==> build 76: inputs <==
==> flow/design.v (excerpt) <==
module IOTDF( clk, rst, in_en, iot_in, fn_sel, busy, valid, iot_out);
==> flow/config.mk <==
export PLATFORM = sky130hd
export DESIGN_NAME = IOTDF
export DESIGN_NICKNAME = IOTDF
export VERILOG_FILES = /design/flow/design.v
export SDC_FILE = /design/flow/constraint.sdc
export NUM_CORES = 4
export LEC_CHECK = 0
export ABC_AREA = 0
export CAP_MARGIN = 0
export CELL_PAD_IN_SITES_DETAIL_PLACEMENT = 0
export CORE_ASPECT_RATIO = 1.92
export CORE_MARGIN = 2
export CORE_UTILIZATION = 57
export HOLD_SLACK_MARGIN = 0.27
export MAX_ROUTING_LAYER = met4
export SETUP_SLACK_MARGIN = 0.38
export SLEW_MARGIN = 20
export TNS_END_PERCENT = 75
==> flow/constraint.sdc <==
create_clock -name core_clock -period 1.45 [get_ports {clk}]
set_input_delay 0.2900 -clock core_clock [delete_from_list [all_inputs] [get_ports {clk}]]
set_output_delay 0.2900 -clock core_clock [all_outputs]
set_load 0.01 [all_outputs]
run.sh (not shown) runs the stock make flow with config.mk's settings and CLKGATE_MAP_FILE=.
==> inputs of trial 55, as changes to build 76 <==
ABC_AREA = unset   (was 0)
CAP_MARGIN = 20   (was 0)
CELL_PAD_IN_SITES_DETAIL_PLACEMENT = unset   (was 0)
CORE_ASPECT_RATIO = unset   (was 1.92)
CORE_UTILIZATION = 46   (was 57)
HOLD_SLACK_MARGIN = unset   (was 0.27)
MAX_ROUTING_LAYER = unset   (was met4)
SETUP_SLACK_MARGIN = -0.26   (was 0.38)
TNS_END_PERCENT = unset   (was 75)
==> flow/constraint.sdc (replaced) <==
create_clock -name core_clock -period 4.62 [get_ports {clk}]
set_input_delay 0.9240 -clock core_clock [delete_from_list [all_inputs] [get_ports {clk}]]
set_output_delay 0.9240 -clock core_clock [all_outputs]
set_load 0.01 [all_outputs]
==> inputs of build 60, as changes to build 76 <==
ABC_AREA = 1   (was 0)
CAP_MARGIN = 20   (was 0)
CELL_PAD_IN_SITES_DETAIL_PLACEMENT = unset   (was 0)
CORE_ASPECT_RATIO = unset   (was 1.92)
CORE_UTILIZATION = 72   (was 57)
HOLD_SLACK_MARGIN = unset   (was 0.27)
MAX_ROUTING_LAYER = unset   (was met4)
PLACE_DENSITY = 0.39   (was unset)
SETUP_SLACK_MARGIN = 0.1   (was 0.38)
TNS_END_PERCENT = unset   (was 75)
==> flow/constraint.sdc (replaced) <==
create_clock -name core_clock -period 2.28 [get_ports {clk}]
set_input_delay 0.4560 -clock core_clock [delete_from_list [all_inputs] [get_ports {clk}]]
set_output_delay 0.4560 -clock core_clock [all_outputs]
set_load 0.01 [all_outputs]
==> summary.txt <==
yosys + openroad results -> netlist area before placement=31200 sq um, Finish-stage setup viols=462, clk sinks=400, dpl cells=4487, PnR worst setup slack=-0.366 ns, SO Viols=setup timing, Root Driver=clkbuf_16, outcome=finished with violations, post-synth net total=3464
That was trial 55.
==> summary.txt <==
yosys + openroad results -> outcome=stopped before the end, Halt Stage=global routing, CTS buffer count=39, dpl cells=4898, post-CTS resize count=97, Err=[ERROR GRT-0116] Global routing finished with congestion. Check the congestion regions in the DRC Viewer., clk sinks=400, # Cells Yosys=3366, netlist area before placement=31200 sq um, post-synth net total=3464
That was build 76.
==> summary.txt <==
yosys + openroad results -> outcome=stopped before the end, Halt Stage=detailed placement, Err=[ERROR DPL-0033] detailed placement checks failed during check placement., Yosys cell types=60, netlist area before placement=30800 sq um, top cells by count, synth=nand2_1, o21ai_0, inv_1, Post-synth EDFFs=389, Top logic family=AND-OR/OR-AND gates, post-synth net total=4255, Die ar.=44500 sq um
That was build 60.

========
==> inputs of build 74 <==
IOTDF again, from the RTL that the note above started with.
==> flow/config.mk <==
export PLATFORM = sky130hd
export DESIGN_NAME = IOTDF
export DESIGN_NICKNAME = IOTDF
export VERILOG_FILES = /design/flow/design.v
export SDC_FILE = /design/flow/constraint.sdc
export NUM_CORES = 4
export LEC_CHECK = 0
export ABC_AREA = 1
export CAP_MARGIN = 40
export CELL_PAD_IN_SITES_GLOBAL_PLACEMENT = 0
export CORE_ASPECT_RATIO = 0.54
export CORE_MARGIN = 3
export CORE_UTILIZATION = 52
export MIN_ROUTING_LAYER = met2
export PLACE_DENSITY_LB_ADDON = 0.2
export SETUP_SLACK_MARGIN = 1.94
export SLEW_MARGIN = 10
==> flow/constraint.sdc <==
create_clock -name core_clock -period 9.52 [get_ports {clk}]
set_input_delay 1.9040 -clock core_clock [delete_from_list [all_inputs] [get_ports {clk}]]
set_output_delay 1.9040 -clock core_clock [all_outputs]
set_load 0.01 [all_outputs]
==> build 13: changes against build 74 <==
Settings changed: CAP_MARGIN 40 to 20, CELL_PAD_IN_SITES_GLOBAL_PLACEMENT 0 to unset, CORE_ASPECT_RATIO 0.54 to 1.38, CORE_MARGIN 3 to 2, CORE_UTILIZATION 52 to 72, CTS_CLUSTER_DIAMETER set to 400, CTS_CLUSTER_SIZE set to 100, MIN_ROUTING_LAYER met2 to unset, PLACE_DENSITY set to 0.39, PLACE_DENSITY_LB_ADDON 0.2 to unset, SETUP_SLACK_MARGIN 1.94 to 0.1, SLEW_MARGIN 10 to 20, TNS_END_PERCENT set to 5.
==> flow/constraint.sdc (replaced) <==
create_clock -name core_clock -period 1.75 [get_ports {clk}]
set_input_delay 0.3500 -clock core_clock [delete_from_list [all_inputs] [get_ports {clk}]]
set_output_delay 0.3500 -clock core_clock [all_outputs]
set_load 0.01 [all_outputs]
==> build 9: changes against build 74 <==
Settings changed: ABC_AREA 1 to unset, CAP_MARGIN 40 to 10, CELL_PAD_IN_SITES_GLOBAL_PLACEMENT 0 to unset, CORE_ASPECT_RATIO 0.54 to unset, CORE_MARGIN 3 to 2, CORE_UTILIZATION 52 to 71, CTS_CLUSTER_DIAMETER set to 314, CTS_CLUSTER_SIZE set to 41, MIN_ROUTING_LAYER met2 to unset, PLACE_DENSITY_LB_ADDON 0.2 to 0.25, SETUP_SLACK_MARGIN 1.94 to -0.32, SLEW_MARGIN 10 to 20, TNS_END_PERCENT set to 10.
==> flow/constraint.sdc (replaced) <==
create_clock -name core_clock -period 3.26 [get_ports {clk}]
set_input_delay 0.6520 -clock core_clock [delete_from_list [all_inputs] [get_ports {clk}]]
set_output_delay 0.6520 -clock core_clock [all_outputs]
set_load 0.01 [all_outputs]
==> flow_summary.html <==
<h2>Implementation results</h2>
<table>
<tr><th>Metric</th><th>Value</th></tr>
<tr><th colspan="2">Yosys</th></tr>
<tr><td>Cells taking the most area after synthesis</td><td>sky130_fd_sc_hd__edfxtp_1 38%, sky130_fd_sc_hd__nand2_1 10%, sky130_fd_sc_hd__o21ai_0 8.2%</td></tr>
<tr><td>Xor and xnor area share after synthesis</td><td>0.0227</td></tr>
<tr><td>Chip area line of the yosys report</td><td>30800 µm²</td></tr>
<tr><td>Yosys Instances</td><td>4157</td></tr>
<tr><td>Share of synthesized area occupied by flip-flops and latches</td><td>0.388</td></tr>
<tr><td>Synthesized instance count</td><td>4157</td></tr>
<tr><th colspan="2">Run status</th></tr>
<tr><td>Run status</td><td>did not finish</td></tr>
<tr><td>Tool error</td><td>[ERROR DPL-0033] detailed placement checks failed during check placement.</td></tr>
<tr><td>Last stage</td><td>detailed placement</td></tr>
<tr><th colspan="2">Die</th></tr>
<tr><td>Chip Footprint</td><td>44500 µm²</td></tr>
<tr><th colspan="2">Place</th></tr>
<tr><td>Final RePlAce weighted congestion</td><td>1.51</td></tr>
</table>
[end of results for build 13]
==> flow_summary.html <==
<h2>Implementation results</h2>
<table>
<tr><th>Metric</th><th>Value</th></tr>
<tr><th colspan="2">Run status</th></tr>
<tr><td>Tool error</td><td>[ERROR GRT-0116] Global routing finished with congestion. Check the congestion regions in the DRC Viewer.</td></tr>
<tr><td>Last stage</td><td>global routing</td></tr>
<tr><td>Run status</td><td>did not finish</td></tr>
<tr><th colspan="2">Clock tree</th></tr>
<tr><td>Cts repair resizes</td><td>0</td></tr>
<tr><th colspan="2">Place</th></tr>
<tr><td>Final RePlAce weighted congestion</td><td>1.56</td></tr>
<tr><th colspan="2">Yosys</th></tr>
<tr><td>Share of synthesized area occupied by flip-flops and latches</td><td>0.388</td></tr>
<tr><td>Synthesized instance count</td><td>4157</td></tr>
<tr><td>Xor and xnor area share after synthesis</td><td>0.0227</td></tr>
<tr><td>Number of distinct library cells after synthesis</td><td>60</td></tr>
<tr><td>Chip area line of the yosys report</td><td>30800 µm²</td></tr>
</table>
[end of results for build 74]
==> flow_summary.html <==
<h2>Implementation results</h2>
<table>
<tr><th>Metric</th><th>Value</th></tr>
<tr><th colspan="2">Run status</th></tr>
<tr><td>Last stage</td><td>global routing</td></tr>
<tr><td>Tool error</td><td>[ERROR GRT-0116] Global routing finished with congestion. Check the congestion regions in the DRC Viewer.</td></tr>
<tr><td>Run status</td><td>did not finish</td></tr>
<tr><th colspan="2">Yosys</th></tr>
<tr><td>Xor and xnor area share after synthesis</td><td>0.0401</td></tr>
<tr><td>Synthesized instance count</td><td>3366</td></tr>
<tr><td>Simple-gate area share of the yosys netlist</td><td>0.129</td></tr>
<tr><td>Cells taking the most area after synthesis</td><td>sky130_fd_sc_hd__edfxtp_1 37%, sky130_fd_sc_hd__mux2_2 5.0%, sky130_fd_sc_hd__o21ai_0 4.0%</td></tr>
<tr><td>Yosys Instances</td><td>3366</td></tr>
<tr><td>Chip area line of the yosys report</td><td>31200 µm²</td></tr>
<tr><td>Share of synthesized area occupied by flip-flops and latches</td><td>0.383</td></tr>
<tr><th colspan="2">Die</th></tr>
<tr><td>Chip Footprint</td><td>45600 µm²</td></tr>
<tr><th colspan="2">Place</th></tr>
<tr><td>Final RePlAce weighted congestion</td><td>1.48</td></tr>
<tr><th colspan="2">Global route</th></tr>
<tr><td>Layer with the highest usage</td><td>met2</td></tr>
<tr><td>Met1 capacity usage during global routing</td><td>0.894</td></tr>
</table>
[end of results for build 9]
